== job 790 ==
Design drawing_line_top, start of the top module:
module drawing_line_top(
    input logic clk,
    input logic rst,
    output logic Hsync,
    output logic Vsync,
    output logic [3:0] vgaRed,
    output logic [3:0] vgaGreen,
    output logic [3:0] vgaBlue,
    input logic [11:0] x0,y0,x1,y1,
    output logic disp_en,
    output logic vga_clk,
    output logic [11:0] v_cntr, h_cntr
    );
Size in the first run: ~0.031 sq mm of cells after synthesis.
make LEC_CHECK=0 ABC_AREA=0 CAP_MARGIN=20 CORE_ASPECT_RATIO=0.71 CORE_MARGIN=2 CORE_UTILIZATION=70 CTS_CLUSTER_DIAMETER=204 CTS_CLUSTER_SIZE=72 SETUP_SLACK_MARGIN=1.19 SLEW_MARGIN=20 finish   # period 4.58 ns
run.sh (not shown) runs the stock make flow with config.mk's settings and CLKGATE_MAP_FILE=.
Job 790 terminated abnormally: 5_1_grt reported GRT-0232.
For job 835, these inputs were changed with respect to job 790:
Settings: clearing CTS_CLUSTER_DIAMETER, which used to be 204; swapping 70 for 40 in CORE_UTILIZATION; putting TNS_END_PERCENT at 35 where nothing was set; clearing CTS_CLUSTER_SIZE, which used to be 72; clearing CORE_ASPECT_RATIO, which used to be 0.71; clearing ABC_AREA, which used to be 0; swapping 1.19 for -0.85 in SETUP_SLACK_MARGIN; swapping 2 for 4 in CORE_MARGIN; swapping 4.58 for 10.0 in the clock period (ns, I/O delays scaled along).
Results
Job 835: flow completed, timing, DRC and antenna clean
[compare] base=job 790 new=job 835: die size moved up; count of hold buffers inserted by post-cts repair level; number of buffers inserted by post-CTS setup repair moved down.
Global placement routability congestion, job 835 and job 790: lower on job 835
Lower setup slack at placement goes to job 790 over job 835.
The following lists how job 5658 was set up differently from job 835:
Settings: removing TNS_END_PERCENT (formerly 35); changing CORE_MARGIN from 4 to 2; removing SETUP_SLACK_MARGIN (formerly -0.85); changing CORE_UTILIZATION from 40 to 56; changing the clock period (ns, I/O delays scaled along) from 10.0 to 6.11.
Findings:
Final cell count delta for job 5658 relative to job 835: 302 lower. Global router's overall resource usage, job 835 and job 5658: higher on job 5658. When job 5658 is set beside job 835, its register share of total power turns out to be 0.4 points smaller. Job 5658 vs job 835 — required time at the worst-slack endpoint dropped 3930 ps. Peak per-stage delay on the critical path (higher): job 835. Total power: job 5658 above job 835. In the flow results for job 835 and job 5658, the wire length of the first global-routing pass is larger on job 5658. Placed cell area: job 835 and job 5658 compared, lower one is job 5658. Die size delta (job 5658 − job 835): favourable. In the flow results for job 835 and job 5658, the post-detailed-routing wire length is larger on job 5658.
Here is what was changed in the inputs of job 8048 compared with job 5658.
Settings: a change of CORE_UTILIZATION from 56 to 40; a change of the clock period (ns, I/O delays scaled along) from 6.11 to 10.0.
### Flow results
Portion of total power attributed to combinational logic up 0.7 points in job 8048 wrt job 5658
Delta(first-pass GRT wire length, job 8048 - job 5658) < 0
Across job 5658 and job 8048, the outcome is the same: a clean finish for every run.
Going from job 5658 to job 8048, clock period minus worst slack grows by 170 ps.
Summary of job 8048 over job 5658: number of signal-net buffers in the layout decreased by 26 relative to the old numbers, peak fanout along the critical path increased by 3 relative to the old numbers, utilization decreased by 17 points relative to the old numbers.
Side by side, logic depth of the worst path, buffers included turned out lower in job 8048 than in job 5658.
Sequential power ended up about 40% lower on job 8048 than on job 5658.
Summary — global routing usage on met1, job 8048 relative to job 5658: lower, by 15 points.

---

== run A ==
Starting RTL as in the previous note.
Settings: LEC_CHECK=0, ABC_AREA=1, CAP_MARGIN=20, CELL_PAD_IN_SITES_GLOBAL_PLACEMENT=3, CORE_ASPECT_RATIO=0.93, CORE_MARGIN=2, CORE_UTILIZATION=40, CTS_CLUSTER_SIZE=45, GPL_TIMING_DRIVEN=0, HOLD_SLACK_MARGIN=0.21, MAX_ROUTING_LAYER=met4, MIN_ROUTING_LAYER=met2, PLACE_DENSITY_LB_ADDON=0.08, SLEW_MARGIN=5, TNS_END_PERCENT=30; clock period 10.0 ns.
What ended run A was a tool error in global placement (3_3_place_gp); the run never finished.
Input-level comparison between run B and run A:
==> flow/config.mk <==
export PLATFORM = sky130hd
export DESIGN_NAME = drawing_line_top
export DESIGN_NICKNAME = drawing_line_top
export VERILOG_FILES = /design/flow/design.v
export SDC_FILE = /design/flow/constraint.sdc
export NUM_CORES = 4
export LEC_CHECK = 0
export ABC_AREA = 1
export CAP_MARGIN = 20
export CORE_MARGIN = 2
export CORE_UTILIZATION = 58
export CTS_CLUSTER_SIZE = 97
export PLACE_DENSITY_LB_ADDON = 0.08
export SLEW_MARGIN = 20
==> flow/constraint.sdc <==
create_clock -name core_clock -period 4.48 [get_ports {clk}]
set_input_delay 0.8960 -clock core_clock [delete_from_list [all_inputs] [get_ports {clk}]]
set_output_delay 0.8960 -clock core_clock [all_outputs]
set_load 0.01 [all_outputs]
--- outcome ---
On post-synthesis adder-cell area fraction, run B tracks run A almost exactly.
The post-synthesis share of cell area spent on and, or, nand and nor gates on run B is in line with that on run A.
Run B against run A: initial core utilization went up 18 points; die area went down about 30%; post-synthesis compound-gate area fraction held; number of unique standard cell types used by synthesis held; cell count after synthesis held.
Compared with run A, run B shows total core area lower by 25,000 um^2.
Post-synthesis instance area came out exactly the same in run A and run B.
Run B closes out successfully: all stages finished, all timing, DRC and antenna checks passed.
--- input diff run B..run C ---
--- a/flow/config.mk
+++ b/flow/config.mk
@@ -8 +7,0 @@
-export ABC_AREA = 1
@@ -11,3 +10 @@
-export CORE_UTILIZATION = 58
-export CTS_CLUSTER_SIZE = 97
-export PLACE_DENSITY_LB_ADDON = 0.08
+export CORE_UTILIZATION = 33
==> flow/constraint.sdc <==
create_clock -name core_clock -period 13.5 [get_ports {clk}]
set_input_delay 2.7000 -clock core_clock [delete_from_list [all_inputs] [get_ports {clk}]]
set_output_delay 2.7000 -clock core_clock [all_outputs]
set_load 0.01 [all_outputs]
--- outcome ---
[compare] base=run B new=run C: total nets after synthesis now smaller, number of cells on the critical path now smaller, worst setup slack now larger, clock network power consumption now smaller, layout overhead on the synthesized area now smaller. Clock network area share (higher): run C. Summary of run C over run B: routed metal-1 wire length decreased by about 2% relative to the old numbers, total wire length after detailed routing decreased by 13% relative to the old numbers, final-layout fill cell count increased by about 90% relative to the old numbers, final area decreased by 8.9% relative to the old numbers. Run B ended up with simple AND/OR/NAND/NOR gates as its prevailing logic family in the synthesized netlist; run C ended up with AND-OR/OR-AND gates. Run C: overall via count from detail_route 6,775 below run B.
Input-level comparison between run D and run C:
--- a/flow/config.mk
+++ b/flow/config.mk
@@ -10 +10,3 @@
-export CORE_UTILIZATION = 33
+export CORE_UTILIZATION = 70
+export CTS_CLUSTER_DIAMETER = 354
+export MAX_ROUTING_LAYER = met4
==> flow/constraint.sdc <==
create_clock -name core_clock -period 4.22 [get_ports {clk}]
set_input_delay 0.8440 -clock core_clock [delete_from_list [all_inputs] [get_ports {clk}]]
set_output_delay 0.8440 -clock core_clock [all_outputs]
set_load 0.01 [all_outputs]
Results
Run D: it failed during global routing (5_1_grt), and the tool reported GRT-0232.
From run C to run D the numbers moved as follows: deepest level of the CTS H-tree stayed essentially flat, post-place setup slack now smaller, post-synthesis chip area from yosys held, count of placed standard cells including taps decreased 2.6%.

---

== job 101 ==
Starting RTL as in the previous note.
==> flow/config.mk <==
export PLATFORM = sky130hd
export DESIGN_NAME = drawing_line_top
export DESIGN_NICKNAME = drawing_line_top
export VERILOG_FILES = /design/flow/design.v
export SDC_FILE = /design/flow/constraint.sdc
export NUM_CORES = 4
export LEC_CHECK = 0
export CAP_MARGIN = 10
export CORE_MARGIN = 2
export CORE_UTILIZATION = 70
export CTS_CLUSTER_DIAMETER = 354
export HOLD_SLACK_MARGIN = -0.1
export MAX_ROUTING_LAYER = met4
export SETUP_SLACK_MARGIN = 0.86
export SLEW_MARGIN = 20
==> flow/constraint.sdc <==
create_clock -name core_clock -period 5.02 [get_ports {clk}]
set_input_delay 1.0040 -clock core_clock [delete_from_list [all_inputs] [get_ports {clk}]]
set_output_delay 1.0040 -clock core_clock [all_outputs]
set_load 0.01 [all_outputs]
Job 101 never completed, since it errored out during global routing (5_1_grt).
Setup changes, job 101 to job 102
- changing SETUP_SLACK_MARGIN from 0.86 to 1.27
- changing CAP_MARGIN from 10 to 20
- removing MAX_ROUTING_LAYER (formerly met4)
- changing CORE_UTILIZATION from 70 to 64
- removing CTS_CLUSTER_DIAMETER (formerly 354)
- removing HOLD_SLACK_MARGIN (formerly -0.1)
- changing the clock period (ns, I/O delays scaled along) from 5.02 to 6.73
- Job 102 ends up with a HPWL after detailed placement that is 3800 um lower than in job 101.
- Per the comparison of job 102 with job 101, count of placed standard cells including taps moved down, number of gates resized after cts went down 268, number of cells in the yosys synthesis report held steady, number of flip-flops and latches in the synthesized netlist neither gained nor lost much.
- The sole clean run among job 102 and job 101 is job 102.
- Core utilization at floorplan in job 102 is 6.6 points lower than in job 101
- In terms of complex-gate fraction of the synthesized area, job 101 and job 102 differ only marginally.
- Cmp job 102 and job 101 / row count / lower: job 101
The inputs of job 103 differ from those of job 102 as listed below.
- setting CTS_CLUSTER_DIAMETER to 357 for the first time
- setting MAX_ROUTING_LAYER to met4 for the first time
- changing CAP_MARGIN from 20 to 5
- removing SETUP_SLACK_MARGIN (formerly 1.27)
- changing CORE_UTILIZATION from 64 to 69
- setting CTS_CLUSTER_SIZE to 38 for the first time
- changing the clock period (ns, I/O delays scaled along) from 6.73 to 3.95
Findings:
- Compared job 103 vs job 102, and placed wire-length estimate after detailed placement is up in job 103.
- Job 103 vs job 102 — x dimension of the die dropped by a few percent
- Job 103 ended with less total number of placement rows than job 102.
- Fraction of the core area occupied by cells at floorplan in job 103 vs job 102: up 5.0 points
- Compare job 103 and job 102 | routability congestion estimate from global placement higher: job 103
- Lower TritonCTS buffer count among job 103 and job 102: job 103
- Clock tree buffer depth essentially unchanged between job 102 and job 103.
- Delta(number of H-tree levels, job 103 - job 102) < 0
- Looking only at die area, and setting everything else aside, the lower value of job 103 and job 102 goes to job 103.
- From job 102 to job 103, adder-cell share of the synthesized area did not move at all.
- Total cell area at the placement stage ended up about 17% higher on job 103 than on job 102.
- Stage in which a tool error killed job 103: global routing (5_1_grt).
Changes in job 104 relative to job 103:
- CTS_CLUSTER_SIZE: 38 -> 95
- MAX_ROUTING_LAYER: met4 -> unset
- CTS_CLUSTER_DIAMETER: 357 -> unset
- CORE_UTILIZATION: 69 -> 62
- CAP_MARGIN: 5 -> 20
- the clock period (ns, I/O delays scaled along): 3.95 -> 6.32
==> results <==
- Job 104 closes out successfully: all stages finished, all timing, DRC and antenna checks passed.
- Against job 103, job 104 comes in 12 um higher on chip width.
- As far as number of nets at floorplan goes, job 103 and job 104 are indistinguishable; the numbers are identical.
- In job 104 the share of the core filled by cells before placement turned out 6.9 points lower than in job 103.
diff inputs: job 104 => job 105
- setting CTS_CLUSTER_DIAMETER to 394 for the first time
- setting ABC_AREA to 1 for the first time
- setting TNS_END_PERCENT to 10 for the first time
- changing CORE_UTILIZATION from 62 to 71
- setting PLACE_DENSITY to 0.37 for the first time
- changing CTS_CLUSTER_SIZE from 95 to 99
- changing the clock period (ns, I/O delays scaled along) from 6.32 to 3.46
Job 105 did not finish; the tool stopped in global routing (5_1_grt) with error GRT-0116.
Going from job 104 to job 105, netlist area before placement went up about 5%, area of the synthesized netlist per yosys stat went up 4.9%.
Instance tally after logic synthesis (job 105 over job 104): increase, 26%
Part of the Yosys area used for sequential elements (lower): job 105
Placement row count came out lower on job 105 than on job 104.
No activity file was given, so power comes from the tool's default toggle rates.
